Design b58_cliky, start of the top module:
module b58_cliky
	(
		CLOCK_50,						 
    KEY,
    SW,
    HEX0, HEX1, HEX2, HEX3, HEX4, HEX5, HEX6, HEX7,
		PLOT_X,
		PLOT_Y,
		PLOT_COLOUR,
		PLOT_EN
	);
	input			CLOCK_50;				 
	input   [9:0]   SW;
	input   [3:0]   KEY;
    output 	[6:0]   HEX0, HEX1, HEX2, HEX3, HEX4, HEX5, HEX6, HEX7;
	output	[7:0]	PLOT_X;
	output	[7:0]	PLOT_Y;
	output	[2:0]	PLOT_COLOUR;
	output			PLOT_EN;
   wire resetn;
   assign resetn = SW[0];
	wire [2:0] colour;
	wire [7:0] x;
        wire [7:0] y;
	wire writeEn;
	assign PLOT_X = x;
	assign PLOT_Y = y;
	assign PLOT_COLOUR = colour;
	assign PLOT_EN = writeEn;
   wire [2:0] next_square, curr_square;
   wire [6:0] next_colour;
   wire [2:0] curr_colour;
   wire [3:0] next_mode, curr_mode;
   wire [15:0] score, high_score;
   wire [3:0] lives;
   wire times_up, have_pressed, correct_answer;
   wire [9:0] squares_drawn;
   wire [19:0] current_state, next_state;
   wire [4:0] pressed_key;
   top_clicky top(
   		.clk(CLOCK_50),
   		.resetn(resetn),
   		.restart(SW[9]),
   		.key1(~KEY[3]), .key2(~KEY[2]), .key3(~KEY[1]), .key4(~KEY[0]),
   		.next_square(next_square), 
		.curr_square(curr_square),
   		.next_colour(next_colour), 
   		.curr_colour(curr_colour),
  ...
For scale: roughly 2600 cells after synthesis, roughly 91 I/O pins.
==> flow/config.mk <==
export PLATFORM = sky130hd
export DESIGN_NAME = b58_cliky
export DESIGN_NICKNAME = b58_cliky
export VERILOG_FILES = /design/flow/design.v
export SDC_FILE = /design/flow/constraint.sdc
export NUM_CORES = 4
export LEC_CHECK = 0
export CAP_MARGIN = 30
export CORE_MARGIN = 2
export CORE_UTILIZATION = 72
export CTS_CLUSTER_DIAMETER = 32
export PLACE_DENSITY = 0.64
export SLEW_MARGIN = 20
==> flow/constraint.sdc <==
create_clock -name core_clock -period 11.2 [get_ports {CLOCK_50}]
set_input_delay 2.2400 -clock core_clock [delete_from_list [all_inputs] [get_ports {CLOCK_50}]]
set_output_delay 2.2400 -clock core_clock [all_outputs]
set_load 0.01 [all_outputs]
run.sh (not shown) runs the stock make flow with config.mk's settings and CLKGATE_MAP_FILE=.
The first run finished with timing, DRC and antenna clean.
Edit:
--- a/flow/config.mk
+++ b/flow/config.mk
@@ -7,7 +7,6 @@
 export LEC_CHECK = 0
-export CAP_MARGIN = 30
+export CAP_MARGIN = 0
 export CORE_MARGIN = 2
 export CORE_UTILIZATION = 72
-export CTS_CLUSTER_DIAMETER = 32
-export PLACE_DENSITY = 0.64
+export PLACE_DENSITY = 0.66
 export SLEW_MARGIN = 20
==> flow/constraint.sdc (replaced) <==
create_clock -name core_clock -period 10.3 [get_ports {CLOCK_50}]
set_input_delay 2.0600 -clock core_clock [delete_from_list [all_inputs] [get_ports {CLOCK_50}]]
set_output_delay 2.0600 -clock core_clock [all_outputs]
set_load 0.01 [all_outputs]
After rerunning: Now the flow died in global routing (5_1_grt) with ODB-0269. Synthesized cell count stays the same. Area after synthesis is unchanged. Die size stays the same.
Edit:
--- a/flow/config.mk
+++ b/flow/config.mk
@@ -7,6 +7,7 @@
 export LEC_CHECK = 0
-export CAP_MARGIN = 0
+export ABC_AREA = 1
+export CAP_MARGIN = 5
 export CORE_MARGIN = 2
 export CORE_UTILIZATION = 72
-export PLACE_DENSITY = 0.66
+export CTS_CLUSTER_SIZE = 78
 export SLEW_MARGIN = 20
==> flow/constraint.sdc (replaced) <==
create_clock -name core_clock -period 8.96 [get_ports {CLOCK_50}]
set_input_delay 1.7920 -clock core_clock [delete_from_list [all_inputs] [get_ports {CLOCK_50}]]
set_output_delay 1.7920 -clock core_clock [all_outputs]
set_load 0.01 [all_outputs]
The changed run died in global routing (5_1_grt).
Die area shrinks slightly.
Synthesized cell count grows by about a fifth.
Synthesized area shrinks slightly.

b58_cliky again, from the RTL that the note above started with.
==> flow/design.v (excerpt) <==
module b58_cliky
	(
		CLOCK_50,						 
    KEY,
    SW,
    HEX0, HEX1, HEX2, HEX3, HEX4, HEX5, HEX6, HEX7,
		PLOT_X,
		PLOT_Y,
		PLOT_COLOUR,
		PLOT_EN
	);
make LEC_CHECK=0 ABC_AREA=1 CAP_MARGIN=20 CORE_MARGIN=2 CORE_UTILIZATION=72 CTS_CLUSTER_DIAMETER=297 CTS_CLUSTER_SIZE=92 PLACE_DENSITY=0.42 SETUP_SLACK_MARGIN=1.92 SLEW_MARGIN=20 finish   # period 8.01 ns
The first run ended with an error in 5_1_grt.
Edit:
- ABC_AREA: 1 -> default
- CORE_UTILIZATION: 72 -> 69
- CTS_CLUSTER_DIAMETER: 297 -> default
- CTS_CLUSTER_SIZE: 92 -> default
- PLACE_DENSITY: 0.42 -> 0.66
- SETUP_SLACK_MARGIN: 1.92 -> default
- clock period: 8.01 -> 10.3 ns (I/O delays scaled with it)
Result: Now the flow completed, yet does not pass: negative setup slack. Area after synthesis grows by 1.7%. Synthesized cell count decreases by about 14%. Die size climbs by 6.0%.
Edit:
- CORE_UTILIZATION: 69 -> 72
- TNS_END_PERCENT: default -> 5
- The new run ran to the end with violations: negative setup slack
- non-clock buffer count is higher by 18
- via count rose by about 12%
- count of clock-buffer cells in the layout is higher by 7
- wire length rose by about 25%
- register-to-register slack is worse by 1.7 ns
- sequential share of layout area drops by 0.29 points
- power rose by 0.74%
- synthesized area stays the same
- final cell count came out higher by 0.64%
- worst setup slack got worse by 1.7 ns
- clock power is about the same
Edit:
- CORE_UTILIZATION: 72 -> 40
- PLACE_DENSITY: 0.66 -> 0.6
- TNS_END_PERCENT: 5 -> default
- clock period: 10.3 -> 16.0 ns (I/O delays scaled with it)
Outcome: The new run finished with timing, DRC and antenna clean; final area goes down by 14%; clock power shrinks by 36%; area after synthesis stays the same; non-clock buffer count goes down by 341.

Starting RTL as in the previous note.
clock: 9.71 ns
lec_check: 0
abc_area: 1
cap_margin: 20
cell_pad_in_sites_global_placement: 0
core_margin: 2
core_utilization: 65
cts_cluster_diameter: 57
gpl_timing_driven: 1
max_routing_layer: met4
slew_margin: 20
tns_end_percent: 40
The baseline died in global routing (ODB-0269).
Change:
Settings changed: MAX_ROUTING_LAYER met4 to default, TNS_END_PERCENT 40 to default.
Clock period 9.71 ns to 10.3 ns, I/O delays scaled along.
Effect:
- This time the run finished but fails on setup timing
- die area is unchanged
- synthesized area stays the same
- synthesized cell count stays the same
Change:
Settings changed: ABC_AREA 1 to default, CORE_UTILIZATION 65 to 72, CTS_CLUSTER_DIAMETER 57 to 28, PLACE_DENSITY from default to 0.91.
Clock period 10.3 ns to 7.6 ns, I/O delays scaled along.
The new run stopped in global routing, error GRT-0116.
Area after synthesis increases slightly.
Die size decreases by a little under a tenth.
Synthesized cell count decreases by about a fifth.

Setup of run 1:
b58_cliky again, from the RTL that the note above started with.
clock: 8.98 ns
lec_check: 0
cap_margin: 20
cell_pad_in_sites_global_placement: 0
core_margin: 2
core_utilization: 58
gpl_timing_driven: 1
slew_margin: 20
Run 1 completed end to end; final checks failed (setup timing).
Setup changes, run 1 to run 2
- putting PLACE_DENSITY at 0.91 where nothing was set
- swapping 58 for 65 in CORE_UTILIZATION
- swapping 8.98 for 7.84 in the clock period (ns, I/O delays scaled along)
The flow ended early for run 2: it failed with a tool error in global routing. Post-synthesis cell count: run 1 vs run 2 identical. Taking run 1 as the reference point, the area of the core of run 2 falls by 3700 um^2. The higher buffers inserted during post-CTS setup optimization came out of run 2. Relative to run 1, run 2 degrades minimum setup slack after placement.
Edits applied to the flow inputs when going from run 2 to run 3:
- an added CTS_CLUSTER_DIAMETER of 30
- a change of PLACE_DENSITY from 0.91 to 0.35
- a change of CORE_UTILIZATION from 65 to 70
- a change of the clock period (ns, I/O delays scaled along) from 7.84 to 9.23
--- outcome ---
- Run 3 did not finish; a tool error ended it in global routing.
- Diff run 3..run 2 | area fraction in and, or, nand and nor cells | unchanged
- [compare] base=run 2 new=run 3: cell total after placement has decreased, routability congestion estimate fell about 7%.
- Die area (higher): run 2
- [run 3 vs run 2] starting density of the core: higher in run 3
## Diff of input files: run 4 against run 3
- a deleted PLACE_DENSITY that had been 0.35
- a change of the clock period (ns, I/O delays scaled along) from 9.23 to 10.5
Results
Of run 3 and run 4, only run 3 never reached the final stage. Compared with run 3, run 4 shows number of cells upsized or downsized after cts lower by 117. Diff run 4..run 3 | maximum buffer depth of the clock tree | unchanged. On count of H-tree levels built during CTS, run 4 tracks run 3 almost exactly. Compared with run 3, run 4 shows final RePlAce weighted congestion that has gone up by a little under 10%. Overall die area across run 3 and run 4: no real change. Taking run 3 as the reference point, the number of cells after detailed placement of run 4 falls by 55. Post-placement worst setup slack sits higher in run 4 than in run 3. | number of buffers inserted by post-CTS setup repair | lower: run 4 |. Diff run 3..run 4 | total core area | unchanged. Sort run 3 and run 4 by placement-stage cell area asc -> top: run 4. Max number of buffers created by CTS across run 3 and run 4: run 3.
Inputs modified between run 4 and run 5:
- CELL_PAD_IN_SITES_GLOBAL_PLACEMENT no longer set, was 0
- GPL_TIMING_DRIVEN no longer set, was 1
- CTS_CLUSTER_DIAMETER no longer set, was 30
- CORE_UTILIZATION now 59, was 70
- the clock period (ns, I/O delays scaled along) now 8.44, was 10.5
Run 5 and run 4: no clean run
The final report for run 5 shows a completed flow and a layout that fails verification, specifically setup timing.
STATUS run=run 4 STAGES=ALL_DONE FINAL_CHECKS=FAILED CAUSE=setup timing
top.d0.max_count[16] as the capture point of the critical path was reported by run 4, and top.d0.max_count[9] by run 5.
Relative to run 4, data arrival time of the critical path decreased by 460 ps in run 5.
NOTE depth of the worst register-to-register path run 4->run 5 decreased by more than 10%
Run 5 vs. run 4: worst-case setup margin in the final layout went down by 1570 ps.
Cmp run 5 and run 4 / part of the total power dissipated in the clock network / higher: run 4

== north ==
b58_cliky again, from the RTL that the note above started with.
make LEC_CHECK=0 CAP_MARGIN=5 CORE_MARGIN=2 CORE_UTILIZATION=72 CTS_CLUSTER_DIAMETER=135 CTS_CLUSTER_SIZE=38 SETUP_SLACK_MARGIN=2.45 SLEW_MARGIN=10 TNS_END_PERCENT=5 finish   # period 8.46 ns
north never completed; the flow aborted with a tool error in global routing.
Relative to north, the following input files were edited for south:
Settings: CAP_MARGIN: 5 -> 20; TNS_END_PERCENT: 5 -> unset; CTS_CLUSTER_SIZE: 38 -> unset; CORE_UTILIZATION: 72 -> 60; SETUP_SLACK_MARGIN: 2.45 -> unset; SLEW_MARGIN: 10 -> 20; CTS_CLUSTER_DIAMETER: 135 -> unset.
==> results <==
north: it failed during global routing, and the tool reported ODB-0269.
Every stage of south finished as expected; the final checks, on the other hand, flagged negative setup slack, which means the layout fails.
[diff] pre-CTS worst setup slack, south relative to north: improvement
Looking only at HPWL after detailed placement, and setting everything else aside, the higher value of north and south goes to north.
Yosys stat chip area of south is on par with north.
Re instance count after placement with tap cells included: north was lower than south.
Taking north as the reference, in south cts-stage hold buffer count was more or less identical; instance count of the mapped netlist was more or less identical; total placed instance area has increased.
Between north and south, the flow reports chip area increasing by more than 10%.
#### Input delta (east over south)
Settings: CORE_UTILIZATION: 60 -> 52; CTS_CLUSTER_SIZE: unset -> 92; PLACE_DENSITY: unset -> 0.6; the clock period (ns, I/O delays scaled along): 8.46 -> 10.9.
==> results <==
east: done, clean on timing, DRC and antenna. In terms of relative contribution of the clock network to total power, east and south differ only marginally. Taking south as 1.0, east lands at 0.913 on sum of routed wire length over all layers. Min final area across east and south: east. south → east: combinational power now smaller, via count decreased 1,459, met3 demand-to-capacity share in global routing has decreased, share of cell area taken by flip-flops and latches up 1.4 points.
For west, these inputs were changed with respect to east:
Settings: CORE_UTILIZATION: 52 -> 26; CTS_CLUSTER_SIZE: 92 -> unset; the clock period (ns, I/O delays scaled along): 10.9 -> 15.2.
==> comparison <==
Comparing the two runs side by side, west comes out ahead of east on hold slack.
Note that the worst IR drop on VDD recorded for west amounts to 0.63 times the value seen in east.
The remaining max-slew budget at the tightest pin of west exceeds that of east by 3.6 points.

Setup of sierra:
b58_cliky again, from the RTL that the note above started with.
export LEC_CHECK = 0
export ABC_AREA = 1
export CAP_MARGIN = 20
export CELL_PAD_IN_SITES_GLOBAL_PLACEMENT = 1
export CORE_ASPECT_RATIO = 0.52
export CORE_MARGIN = 2
export CORE_UTILIZATION = 56
export CTS_CLUSTER_DIAMETER = 344
export CTS_CLUSTER_SIZE = 67
export GPL_ROUTABILITY_DRIVEN = 0
export GPL_TIMING_DRIVEN = 1
export MAX_ROUTING_LAYER = met4
export MIN_ROUTING_LAYER = met2
export PLACE_DENSITY = 0.82
export SETUP_SLACK_MARGIN = -0.98
export SLEW_MARGIN = 30
export TNS_END_PERCENT = 20
create_clock -name core_clock -period 17.1 [get_ports {CLOCK_50}]
sierra: it failed during 5_1_grt, and the tool reported GRT-0116.
Relative to sierra, the following input files were edited for onyx:
# sierra
export LEC_CHECK = 0
export ABC_AREA = 1
export CAP_MARGIN = 20
export CELL_PAD_IN_SITES_GLOBAL_PLACEMENT = 1
export CORE_ASPECT_RATIO = 0.52
export CORE_MARGIN = 2
export CORE_UTILIZATION = 56
export CTS_CLUSTER_DIAMETER = 344
export CTS_CLUSTER_SIZE = 67
export GPL_ROUTABILITY_DRIVEN = 0
export GPL_TIMING_DRIVEN = 1
export MAX_ROUTING_LAYER = met4
export MIN_ROUTING_LAYER = met2
export PLACE_DENSITY = 0.82
export SETUP_SLACK_MARGIN = -0.98
export SLEW_MARGIN = 30
export TNS_END_PERCENT = 20
create_clock -name core_clock -period 17.1 [get_ports {CLOCK_50}]
# onyx
export LEC_CHECK = 0
export CAP_MARGIN = 20
export CORE_MARGIN = 2
export CORE_UTILIZATION = 40
export PLACE_DENSITY = 0.6
export SLEW_MARGIN = 20
create_clock -name core_clock -period 15.2 [get_ports {CLOCK_50}]
==> results <==
- The final layout from onyx, which completed every stage, passed the timing, DRC and antenna checks at the end of the flow.
- When onyx is set beside sierra, its instance count after placement with tap cells included turns out to be about 10% smaller.
- Cmp onyx vs sierra: proportion of synthesized area in mux cells higher in onyx
- onyx vs sierra: area reported by Yosys stat up in onyx
- In the flow results for sierra and onyx, the initial standard-cell utilization of the core is larger on sierra.
- Synthesized area delta for onyx relative to sierra: about 1.7% higher
- Xor and xnor area share after synthesis: onyx vs sierra up 2.4 points
- onyx vs. sierra: area inside the core boundary up 42%.
Setup changes, onyx to willow
# onyx
export LEC_CHECK = 0
export CAP_MARGIN = 20
export CORE_MARGIN = 2
export CORE_UTILIZATION = 40
export PLACE_DENSITY = 0.6
export SLEW_MARGIN = 20
create_clock -name core_clock -period 15.2 [get_ports {CLOCK_50}]
# willow
export LEC_CHECK = 0
export ABC_AREA = 1
export CAP_MARGIN = 20
export CORE_MARGIN = 2
export CORE_UTILIZATION = 72
export CTS_CLUSTER_DIAMETER = 233
export PLACE_DENSITY = 0.64
export SLEW_MARGIN = 20
create_clock -name core_clock -period 11.7 [get_ports {CLOCK_50}]
- Ran to the end and failed final checks on negative setup slack: willow.
- sky130_fd_sc_hd__dfxtp_4 as the slowest library cell on the worst path was reported by willow, and sky130_fd_sc_hd__dfxtp_1 by onyx.
- Delta (willow minus onyx): area reported by Yosys stat decreased by 1.7% relative to the old numbers; total negative slack decreased by 11.25 ns relative to the old numbers.
- Worst setup slack: willow vs onyx down 1.64 ns
- The final estimated routing congestion in global placement of willow is higher than that of onyx.
- In the tables for onyx and willow, sequential power reads lower with onyx.
- Routed wire in willow totals more than in onyx.
The following lists how xenon was set up differently from willow:
# willow
export LEC_CHECK = 0
export ABC_AREA = 1
export CAP_MARGIN = 20
export CORE_MARGIN = 2
export CORE_UTILIZATION = 72
export CTS_CLUSTER_DIAMETER = 233
export PLACE_DENSITY = 0.64
export SLEW_MARGIN = 20
create_clock -name core_clock -period 11.7 [get_ports {CLOCK_50}]
# xenon
export LEC_CHECK = 0
export CAP_MARGIN = 20
export CORE_MARGIN = 2
export CORE_UTILIZATION = 72
export CTS_CLUSTER_DIAMETER = 32
export PLACE_DENSITY = 0.64
export SETUP_SLACK_MARGIN = 2.59
export SLEW_MARGIN = 20
create_clock -name core_clock -period 11.6 [get_ports {CLOCK_50}]
### Flow results
xenon got as far as 5_1_grt, where a tool error ended the run. Instance tally after logic synthesis for xenon: 429 down relative to willow. Number of cells in Yosys stat | xenon below willow. | parity-gate share of the synthesized area counting xor and xnor cells | higher: xenon |. xenon vs willow: estimated wirelength of the detail-placed design up. On xenon: height of the chip is 0.82% higher than what willow gave. xenon vs. willow: setup slack after placement picked up an extra 0.95 ns; starting utilization of the core area lost 0.64 points; count of cell types in the netlist picked up an extra 47. Going from willow to xenon, the quantity of gates resized following cts was found to have gone up by 153.
### xenon -> yarrow
# xenon
export LEC_CHECK = 0
export CAP_MARGIN = 20
export CORE_MARGIN = 2
export CORE_UTILIZATION = 72
export CTS_CLUSTER_DIAMETER = 32
export PLACE_DENSITY = 0.64
export SETUP_SLACK_MARGIN = 2.59
export SLEW_MARGIN = 20
create_clock -name core_clock -period 11.6 [get_ports {CLOCK_50}]
# yarrow
export LEC_CHECK = 0
export CAP_MARGIN = 20
export CORE_MARGIN = 2
export CORE_UTILIZATION = 72
export CTS_CLUSTER_DIAMETER = 54
export PLACE_DENSITY = 0.35
export SETUP_SLACK_MARGIN = -0.88
export SLEW_MARGIN = 20
create_clock -name core_clock -period 11.3 [get_ports {CLOCK_50}]
[summary]
- Across xenon and yarrow, no clean finish was achieved.
- yarrow had finished all stages when the layout checks came back failing, citing negative setup slack.
- yarrow vs. xenon: total of flip-flops plus latches after synthesis held, final weighted congestion of routability-driven global placement went up about 2%, total placed instance area held, multiplexer fraction of the synthesized cell area held.
Power figures rest on the tool's default switching activity, not on a simulated workload.
